== lane 2 ==
==> flow/design.v <==
module subtractor_16bits(
    input [15:0] a,
    input [15:0] b,
    input bin,
    output [15:0] diff,
    output bout
);
    assign {bout, diff} = a - b - bin;
endmodule
module adder_16bits(
    input [15:0] a,
    input [15:0] b,
    input cin,
    output [15:0] sum,
    output cout
);
    assign {cout, sum} = a + b + cin;
endmodule
module multiplier_16bits(
    input [15:0] a,
    input [15:0] b,
    output [31:0] product
);
    assign product = a * b;
endmodule
module divider_16bits(
    input [15:0] dividend,
    input [15:0] divisor,
    output [15:0] quotient,
    output [15:0] remainder
);
    assign quotient = dividend / divisor;
    assign remainder = dividend % divisor;
endmodule
module dff_16bit (
    input      [15:0] d,
    input             clk,
    input             rstn,
    input             en,
    output reg [15:0] q
);
    always @(posedge clk) begin
        if (!rstn)
            q <= 16'b0;
        else if (en)
            q <= d;
    end
endmodule
module unified_computing_system (
    input      [15:0] d_a,           
    input      [15:0] d_b,           
    input      [1:0]  op_code,       
    input             clk,
    input             rstn,
    input             en_a,           
    input             en_b,           
    input             en_result,      
    input             cin,            
    input             bin,            
    output reg [31:0] result,         
    output reg [15:0] remainder,      
    output reg        cout,           
    output reg        bout,           
    output reg        overflow_flag,  
    output reg        error_flag      
);
    wire [15:0] q_a;            
    wire [15:0] q_b;            
    wire [15:0] sum_result;
    wire        sum_cout;
    wire [15:0] diff_result;
    wire        diff_bout;
    wire [31:0] product_result;
    wire [15:0] quotient_result;
    wire [15:0] remainder_result;
    reg [31:0] temp_result;
    reg [15:0] temp_remainder;
    reg        temp_cout;
    reg        temp_bout;
    reg        temp_overflow;
    reg        temp_error;
    dff_16bit register_a_inst (
        .d   (d_a),
        .clk (clk),
        .rstn(rstn),
        .en  (en_a),
        .q   (q_a)
    );
    dff_16bit register_b_inst (
        .d   (d_b),
        .clk (clk),
        .rstn(rstn),
        .en  (en_b),
        .q   (q_b)
    );
    adder_16bits adder_inst (
        .a   (q_a),
        .b   (q_b),
        .cin (cin),
        .sum (sum_result),
        .cout(sum_cout)
    );
    subtractor_16bits subtractor_inst (
        .a    (q_a),
        .b    (q_b),
        .bin  (bin),
        .diff (diff_result),
        .bout (diff_bout)
    );
    multiplier_16bits multiplier_inst (
        .a      (q_a),
        .b      (q_b),
        .product(product_result)
    );
    divider_16bits divider_inst (
        .dividend (q_a),
        .divisor  (q_b),
        .quotient (quotient_result),
        .remainder(remainder_result)
    );
    always @(*) begin
        temp_result = 32'b0;
        temp_remainder = 16'b0;
        temp_cout = 1'b0;
        temp_bout = 1'b0;
        temp_overflow = 1'b0;
        temp_error = 1'b0;
        case(op_code)
            2'b00: begin  
                temp_result = {16'b0, sum_result};
                temp_cout = sum_cout;
                if ((q_a[15] == q_b[15]) && (sum_result[15] != q_a[15])) begin
                    temp_overflow = 1'b1;
                end
            end
            2'b01: begin  
                temp_result = {16'b0, diff_result};
                temp_bout = diff_bout;
                if ((q_a[15] != q_b[15]) && (diff_result[15] != q_a[15])) begin
                    temp_overflow = 1'b1;
                end
            end
            2'b10: begin  
                temp_result = product_result;
                if (product_result[31:16] != 16'b0 && 
                    product_result[31:16] != 16'hFFFF) begin
                    temp_overflow = 1'b1;
                end
            end
            2'b11: begin  
                if (q_b == 16'b0) begin  
                    temp_result = 32'b0;
                    temp_error = 1'b1;
                end else begin
                    temp_result = {16'b0, quotient_result};  
                    temp_remainder = remainder_result;
                end
            end
            default: begin
            end
        endcase
    end
    always @(posedge clk) begin
        if (!rstn) begin
            result <= 32'b0;
            remainder <= 16'b0;
            cout <= 1'b0;
            bout <= 1'b0;
            overflow_flag <= 1'b0;
            error_flag <= 1'b0;
        end
        else if (en_result) begin
            result <= temp_result;
            remainder <= temp_remainder;
            cout <= temp_cout;
            bout <= temp_bout;
            overflow_flag <= temp_overflow;
            error_flag <= temp_error;
        end
    end
endmodule
==> flow/config.mk <==
export PLATFORM = sky130hd
export DESIGN_NAME = unified_computing_system
export DESIGN_NICKNAME = unified_computing_system
export VERILOG_FILES = /design/flow/design.v
export SDC_FILE = /design/flow/constraint.sdc
export NUM_CORES = 4
export LEC_CHECK = 0
export ABC_AREA = 0
export CAP_MARGIN = 20
export CELL_PAD_IN_SITES_GLOBAL_PLACEMENT = 2
export CORE_MARGIN = 2
export CORE_UTILIZATION = 50
export CTS_CLUSTER_DIAMETER = 301
export CTS_CLUSTER_SIZE = 100
export GPL_ROUTABILITY_DRIVEN = 0
export PLACE_DENSITY = 0.81
export SLEW_MARGIN = 0
export TNS_END_PERCENT = 35
==> flow/constraint.sdc <==
create_clock -name core_clock -period 45.5 [get_ports {clk}]
set_input_delay 9.1000 -clock core_clock [delete_from_list [all_inputs] [get_ports {clk}]]
set_output_delay 9.1000 -clock core_clock [all_outputs]
set_load 0.01 [all_outputs]
run.sh (not shown) runs the stock make flow with config.mk's settings and CLKGATE_MAP_FILE=.
Input changes introduced in lane 5 (baseline for comparison: lane 2):
diff --git a/flow/config.mk b/flow/config.mk
--- a/flow/config.mk
+++ b/flow/config.mk
@@ -7,3 +7,3 @@
 export LEC_CHECK = 0
-export ABC_AREA = 0
+export ABC_AREA = 1
 export CAP_MARGIN = 20
@@ -11,3 +11,3 @@
 export CORE_MARGIN = 2
-export CORE_UTILIZATION = 50
+export CORE_UTILIZATION = 25
 export CTS_CLUSTER_DIAMETER = 301
Notes after the runs:
Maximum clock frequency in lane 5 is about 8% above lane 2.
Against lane 2, area after synthesis in lane 5 rose by a few percent.
